// b8Xb8_s16
module b8Xb8_s16( 
  input clk,
  input rst_n, 
  input [7:0] in1_0  ,
  input [7:0] in1_1  ,
  input [7:0] in1_2  ,
  input [7:0] in1_3  ,
  input [7:0] in1_4  ,
  input [7:0] in1_5  ,
  input [7:0] in1_6  ,
  input [7:0] in1_7  ,
  input [7:0] in1_8  ,
  input [7:0] in1_9  ,
  input [7:0] in1_10 ,
  input [7:0] in1_11 ,
  input [7:0] in1_12 ,
  input [7:0] in1_13 ,
  input [7:0] in1_14 ,
  input [7:0] in1_15 ,
  input [7:0] in2_0  ,
  input [7:0] in2_1  ,
  input [7:0] in2_2  ,
  input [7:0] in2_3  ,
  input [7:0] in2_4  ,
  input [7:0] in2_5  ,
  input [7:0] in2_6  ,
  input [7:0] in2_7  ,
  input [7:0] in2_8  ,
  input [7:0] in2_9  ,
  input [7:0] in2_10 ,
  input [7:0] in2_11 ,
  input [7:0] in2_12 ,
  input [7:0] in2_13 ,
  input [7:0] in2_14 ,
  input [7:0] in2_15 ,
  output [11:0] out
  );
export LEC_CHECK = 0
export CAP_MARGIN = 20
export CORE_MARGIN = 2
export CORE_UTILIZATION = 72
export MAX_ROUTING_LAYER = met4
export PLACE_DENSITY = 0.72
export SETUP_SLACK_MARGIN = -0.31
export SLEW_MARGIN = 20
create_clock -name core_clock -period 4.84 [get_ports {clk}]
run.sh (not shown) runs the stock make flow with config.mk's settings and CLKGATE_MAP_FILE=.
The first run finished with negative setup slack left.
Next try:
--- a/flow/config.mk
+++ b/flow/config.mk
@@ -10,5 +10,4 @@
 export CORE_UTILIZATION = 72
-export MAX_ROUTING_LAYER = met4
-export PLACE_DENSITY = 0.72
-export SETUP_SLACK_MARGIN = -0.31
+export PLACE_DENSITY = 0.66
+export SETUP_SLACK_MARGIN = 0.67
 export SLEW_MARGIN = 20
==> flow/constraint.sdc (replaced) <==
create_clock -name core_clock -period 5.28 [get_ports {clk}]
set_input_delay 1.0560 -clock core_clock [delete_from_list [all_inputs] [get_ports {clk}]]
set_output_delay 1.0560 -clock core_clock [all_outputs]
set_load 0.01 [all_outputs]
The changed run completed and failed the layout checks on negative setup slack.
Synthesized cell count is unchanged.
Sequential share of layout area rose by 0.24 points.
Maximum frequency went up by about 2.6%.
Worst setup slack improves by 0.58 ns.
Non-clock buffer count decreases by 231.
Next try:
--- a/flow/config.mk
+++ b/flow/config.mk
@@ -9,5 +9,3 @@
 export CORE_MARGIN = 2
-export CORE_UTILIZATION = 72
-export PLACE_DENSITY = 0.66
-export SETUP_SLACK_MARGIN = 0.67
+export CORE_UTILIZATION = 17
 export SLEW_MARGIN = 20
==> flow/constraint.sdc (replaced) <==
create_clock -name core_clock -period 5.74 [get_ports {clk}]
set_input_delay 1.1480 -clock core_clock [delete_from_list [all_inputs] [get_ports {clk}]]
set_output_delay 1.1480 -clock core_clock [all_outputs]
set_load 0.01 [all_outputs]
Effect: With this change the flow completed without violations. Non-clock buffer count fell by 291. Core utilization decreases by 67 points. Cell count goes up by 39%.
Next try:
--- a/flow/config.mk
+++ b/flow/config.mk
@@ -9,3 +9,4 @@
 export CORE_MARGIN = 2
-export CORE_UTILIZATION = 17
+export CORE_UTILIZATION = 70
+export CTS_CLUSTER_SIZE = 40
 export SLEW_MARGIN = 20
==> flow/constraint.sdc (replaced) <==
create_clock -name core_clock -period 5.2 [get_ports {clk}]
set_input_delay 1.0400 -clock core_clock [delete_from_list [all_inputs] [get_ports {clk}]]
set_output_delay 1.0400 -clock core_clock [all_outputs]
set_load 0.01 [all_outputs]
- This time the run completed, yet does not pass: negative setup slack
- area after synthesis stays the same
- cell count falls by about 27%
- first-iteration DRC count goes up by 41%
- routed wire length is lower by about 16%
- via count goes up by 6.7%
- die area shrinks by 75%
- maximum frequency increases by about 3.5%
- clock-buffer cell count decreases by 16
- worst setup slack loses 0.35 ns
- worst hold slack gets better by 0.039 ns
Next try:
--- a/flow/config.mk
+++ b/flow/config.mk
@@ -9,4 +9,4 @@
 export CORE_MARGIN = 2
-export CORE_UTILIZATION = 70
-export CTS_CLUSTER_SIZE = 40
+export CORE_UTILIZATION = 65
+export MAX_ROUTING_LAYER = met4
 export SLEW_MARGIN = 20
==> flow/constraint.sdc (replaced) <==
create_clock -name core_clock -period 4.84 [get_ports {clk}]
set_input_delay 0.9680 -clock core_clock [delete_from_list [all_inputs] [get_ports {clk}]]
set_output_delay 0.9680 -clock core_clock [all_outputs]
set_load 0.01 [all_outputs]
=> The changed run reached the layout checks and failed them: negative setup slack; clock skew stays flat; synthesized area does not change; global-route usage fell by 1.7 points; hold slack gains 0.011 ns; synthesized cell count stays the same.
Next try:
--- a/flow/config.mk
+++ b/flow/config.mk
@@ -7,6 +7,9 @@
 export LEC_CHECK = 0
-export CAP_MARGIN = 20
+export CAP_MARGIN = 40
 export CORE_MARGIN = 2
-export CORE_UTILIZATION = 65
+export CORE_UTILIZATION = 72
 export MAX_ROUTING_LAYER = met4
+export PLACE_DENSITY = 0.72
+export SETUP_SLACK_MARGIN = -0.31
 export SLEW_MARGIN = 20
+export TNS_END_PERCENT = 45
=> The new run finished with negative setup slack left. Core utilization climbs by 8.5 points. Worst hold slack is worse by 0.0057 ns. Routed wire length grows by 12%. Final cell count drops by 1.2%.


willow:
Starting RTL as in the previous note.
Design b8Xb8_s16, start of the top module:
module b8Xb8_s16( 
  input clk,
  input rst_n, 
  input [7:0] in1_0  ,
  input [7:0] in1_1  ,
  input [7:0] in1_2  ,
  input [7:0] in1_3  ,
  input [7:0] in1_4  ,
  input [7:0] in1_5  ,
  input [7:0] in1_6  ,
  input [7:0] in1_7  ,
  input [7:0] in1_8  ,
  input [7:0] in1_9  ,
  input [7:0] in1_10 ,
  input [7:0] in1_11 ,
  input [7:0] in1_12 ,
  input [7:0] in1_13 ,
  input [7:0] in1_14 ,
  input [7:0] in1_15 ,
  input [7:0] in2_0  ,
  input [7:0] in2_1  ,
  input [7:0] in2_2  ,
  input [7:0] in2_3  ,
  input [7:0] in2_4  ,
  input [7:0] in2_5  ,
  input [7:0] in2_6  ,
  input [7:0] in2_7  ,
  input [7:0] in2_8  ,
  input [7:0] in2_9  ,
  input [7:0] in2_10 ,
  input [7:0] in2_11 ,
  input [7:0] in2_12 ,
  input [7:0] in2_13 ,
  input [7:0] in2_14 ,
  input [7:0] in2_15 ,
  output [11:0] out
  );
  reg [19:0] psum;
  reg [15:0] prod_0  ;
  reg [15:0] prod_1  ;
  reg [15:0] prod_2  ;
  reg [15:0] prod_3  ;
  reg [15:0] prod_4  ;
  reg [15:0] prod_5  ;
  reg [15:0] prod_6  ;
  reg [15:0] prod_7  ;
  reg [15:0] prod_8  ;
  reg [15:0] prod_9  ;
  reg [15:0] prod_10 ;
  reg [15:0] prod_11 ;
  reg [15:0] prod_12 ;
  reg [15:0] prod_13 ;
  reg [15:0] prod_14 ;
  reg [15:0] prod_15 ;
  always @(negedge rst_n or posedge clk) begin
    if (rst_n == 1'b0) begin
      prod_0  <= 16'b0;
      prod_1  <= 16'b0;
      prod_2  <= 16'b0;
      prod_3  <= 16'b0;
      prod_4  <= 16'b0;
      prod_5  <= 16'b0;
      prod_6  <= 16'b0;
      prod_7  <= 16'b0;
      prod_8  <= 16'b0;
      prod_9  <= 16'b0;
      prod_10 <= 16'b0;
      prod_11 <= 16'b0;
      prod_12 <= 16'b0;
      prod_13 <= 16'b0;
      prod_14 <= 16'b0;
      prod_15 <= 16'b0;
      psum <= 20'b0;
    end else begin
      prod_0  <= in1_0  * in2_0  ;
  ...
Settings: LEC_CHECK=0, CAP_MARGIN=20, CORE_MARGIN=2, CORE_UTILIZATION=72, PLACE_DENSITY_LB_ADDON=0.26, SLEW_MARGIN=20; clock period 5.47 ns.
No crash in willow: every stage finished, but the layout fails its final checks due to negative setup slack.
Setup changes, willow to zinc
- SETUP_SLACK_MARGIN newly set to 1.51
- PLACE_DENSITY_LB_ADDON removed (was 0.26)
- CAP_MARGIN changed from 20 to 5
- the clock period (ns, I/O delays scaled along) changed from 5.47 to 5.22
--- outcome ---
- zinc: flow complete, layout not clean; failing: negative setup slack
- Cell count: zinc higher than willow
- | final period demand of the worst path | higher: zinc |
- NOTE: buffer count from post-CTS setup fixing in zinc exceeds that of willow
- Number of endpoints failing setup at the final stage: zinc vs willow up 4
diff inputs: zinc => sierra
- changing CAP_MARGIN from 5 to 20
- setting MAX_ROUTING_LAYER to met4 for the first time
- changing CORE_UTILIZATION from 72 to 66
- removing SETUP_SLACK_MARGIN (formerly 1.51)
- changing the clock period (ns, I/O delays scaled along) from 5.22 to 4.84
[summary]
- sierra ran in full, but the layout does not pass; the checks complain about negative setup slack.
- sierra against zinc: routed length on met3 lower; remaining max-slew budget at the tightest pin picked up an extra 26 points; number of CTS-inserted buffers has increased.
- The total negative setup slack reported for sierra is greater than that of zinc by 10.09 ns.
- | count of buffers not belonging to the clock network in the layout | sierra vs zinc | 97 higher |
- Minimum period implied by the final worst setup slack on sierra is ahead of zinc.
- sierra — routed length on met2 27% lower, zinc as reference


Starting RTL as in the previous note.
export LEC_CHECK = 0
export CAP_MARGIN = 20
export CORE_MARGIN = 2
export CORE_UTILIZATION = 72
export CTS_CLUSTER_SIZE = 54
export PLACE_DENSITY = 0.65
export SETUP_SLACK_MARGIN = 1.34
export SLEW_MARGIN = 20
create_clock -name core_clock -period 5.28 [get_ports {clk}]
The first run ran to the end with violations: setup timing.
Edit:
--- a/flow/config.mk
+++ b/flow/config.mk
@@ -10,5 +10,4 @@
 export CORE_UTILIZATION = 72
-export CTS_CLUSTER_SIZE = 54
-export PLACE_DENSITY = 0.65
-export SETUP_SLACK_MARGIN = 1.34
+export CTS_CLUSTER_SIZE = 35
+export PLACE_DENSITY_LB_ADDON = 0.26
 export SLEW_MARGIN = 20
==> flow/constraint.sdc (replaced) <==
create_clock -name core_clock -period 3.69 [get_ports {clk}]
set_input_delay 0.7380 -clock core_clock [delete_from_list [all_inputs] [get_ports {clk}]]
set_output_delay 0.7380 -clock core_clock [all_outputs]
set_load 0.01 [all_outputs]
=> This time the run stopped in clock tree synthesis. Die size does not change. Area after synthesis is unchanged. Synthesized cell count stays the same.


Setup of run 1:
b8Xb8_s16 again, from the RTL that the note above started with.
Settings: LEC_CHECK=0, CAP_MARGIN=35, CELL_PAD_IN_SITES_GLOBAL_PLACEMENT=3, CORE_ASPECT_RATIO=1.42, CORE_MARGIN=8, CORE_UTILIZATION=34, GPL_TIMING_DRIVEN=1, HOLD_SLACK_MARGIN=0.28, SETUP_SLACK_MARGIN=0.55, SLEW_MARGIN=20; clock period 6.53 ns.
Looking at the reports, run 1 completed the entire flow and the layout it produced met the timing, design-rule and antenna checks.
--- input diff run 1..run 2 ---
Settings: removing HOLD_SLACK_MARGIN (formerly 0.28); removing GPL_TIMING_DRIVEN (formerly 1); changing CAP_MARGIN from 35 to 5; removing CELL_PAD_IN_SITES_GLOBAL_PLACEMENT (formerly 3); removing SETUP_SLACK_MARGIN (formerly 0.55); removing CORE_ASPECT_RATIO (formerly 1.42); changing CORE_UTILIZATION from 34 to 72; setting CTS_CLUSTER_SIZE to 40 for the first time; changing CORE_MARGIN from 8 to 2; changing the clock period (ns, I/O delays scaled along) from 6.53 to 5.2.
Notes after the runs:
- Delta (run 2 minus run 1): number of filler instances in the final layout now sits lower; global-route usage now sits higher.
- Diff run 1 -> run 2 | core area | down by more than half
- The flow for run 2 finished, though final verification flagged setup timing.
- The number of well taps reported for run 2 is smaller than that of run 1 by 934.
- Run 2 vs run 1, endpoint of the worst setup timing path: psum[13] vs psum[17]
- [compare] base=run 1 new=run 2: count of buffers not belonging to the clock network in the layout up 150%; final-report setup violation count up 11.
Edits applied to the flow inputs when going from run 2 to run 3:
Settings: changing CORE_UTILIZATION from 72 to 40; changing CAP_MARGIN from 5 to 20; removing CTS_CLUSTER_SIZE (formerly 40); changing the clock period (ns, I/O delays scaled along) from 5.2 to 7.5.
==> comparison <==
- Of the two values seen for highest-delay cell along the critical path, sky130_fd_sc_hd__fa_1 was produced by run 2 and sky130_fd_sc_hd__clkdlybuf4s50_1 by run 3.
- Compared with run 2, in run 3 number of buffers created by CTS went up by 2, y dimension of the die up 34%, post-layout net count -about 7%.
- No stage failed in run 3, and the final checks on the layout all came back clean.
#### Input delta (run 4 over run 3)
Settings: putting SETUP_SLACK_MARGIN at 1.43 where nothing was set; swapping 40 for 58 in CORE_UTILIZATION; swapping 7.5 for 5.22 in the clock period (ns, I/O delays scaled along).
==> results <==
Run 4 -> stages 100% | layout checks FAIL | setup timing
[run 4] final worst-path cycle share rose 27 points relative to run 3
From run 3 to run 4 the numbers moved as follows: transition time of the tightest slew-check pin moved up; average wire length per cell after detail routing moved down; total wire length after detailed routing moved up.
Comparing run 4 and run 3, the lower number of buffer and inverter stages on the critical path is on run 4.


b8Xb8_s16 again, from the RTL that the note above started with.
==> flow/design.v (excerpt) <==
module b8Xb8_s16( 
  input clk,
  input rst_n, 
  input [7:0] in1_0  ,
  input [7:0] in1_1  ,
  input [7:0] in1_2  ,
  input [7:0] in1_3  ,
  input [7:0] in1_4  ,
  input [7:0] in1_5  ,
  input [7:0] in1_6  ,
  input [7:0] in1_7  ,
  input [7:0] in1_8  ,
  input [7:0] in1_9  ,
  input [7:0] in1_10 ,
  input [7:0] in1_11 ,
  input [7:0] in1_12 ,
  input [7:0] in1_13 ,
  input [7:0] in1_14 ,
  input [7:0] in1_15 ,
  input [7:0] in2_0  ,
  input [7:0] in2_1  ,
  input [7:0] in2_2  ,
  input [7:0] in2_3  ,
  input [7:0] in2_4  ,
  input [7:0] in2_5  ,
  input [7:0] in2_6  ,
  input [7:0] in2_7  ,
  input [7:0] in2_8  ,
  input [7:0] in2_9  ,
  input [7:0] in2_10 ,
  input [7:0] in2_11 ,
  input [7:0] in2_12 ,
  input [7:0] in2_13 ,
  input [7:0] in2_14 ,
  input [7:0] in2_15 ,
  output [11:0] out
  );
  reg [19:0] psum;
  reg [15:0] prod_0  ;
  reg [15:0] prod_1  ;
  reg [15:0] prod_2  ;
  reg [15:0] prod_3  ;
  reg [15:0] prod_4  ;
  reg [15:0] prod_5  ;
  reg [15:0] prod_6  ;
  reg [15:0] prod_7  ;
  reg [15:0] prod_8  ;
  reg [15:0] prod_9  ;
  reg [15:0] prod_10 ;
  reg [15:0] prod_11 ;
  reg [15:0] prod_12 ;
  reg [15:0] prod_13 ;
  reg [15:0] prod_14 ;
  reg [15:0] prod_15 ;
  always @(negedge rst_n or posedge clk) begin
    if (rst_n == 1'b0) begin
      prod_0  <= 16'b0;
      prod_1  <= 16'b0;
      prod_2  <= 16'b0;
      prod_3  <= 16'b0;
      prod_4  <= 16'b0;
      prod_5  <= 16'b0;
      prod_6  <= 16'b0;
      prod_7  <= 16'b0;
      prod_8  <= 16'b0;
      prod_9  <= 16'b0;
      prod_10 <= 16'b0;
      prod_11 <= 16'b0;
  ...
Settings: LEC_CHECK=0, CAP_MARGIN=20, CORE_MARGIN=2, CORE_UTILIZATION=40, SLEW_MARGIN=20; clock period 5.74 ns.
Then changed:
- CAP_MARGIN: 20 -> 0
- CORE_UTILIZATION: 40 -> 72
- clock period: 5.74 -> 4.76 ns (I/O delays scaled with it)
Effect: Now the flow completed and failed the layout checks on setup timing; utilization climbs by 44 points; via count is higher by 21%; first-iteration DRC count rises to 2.7 times its value; cell area came out higher by 7.3%; setup slack gets worse by 1900 ps; non-clock buffer count increases by 511; hold slack is worse by 250 ps.
Then changed:
- CAP_MARGIN: 0 -> 20
- CORE_UTILIZATION: 72 -> 66
- SETUP_SLACK_MARGIN: not set -> 1.34
- clock period: 4.76 -> 5.28 ns (I/O delays scaled with it)
Effect:
- The new run completed and failed the layout checks on setup timing
- worst hold slack improves by 310 ps
- routed wire length goes down by about a fifth
- via count decreases by a little under a tenth
- die area rose by a little under a tenth
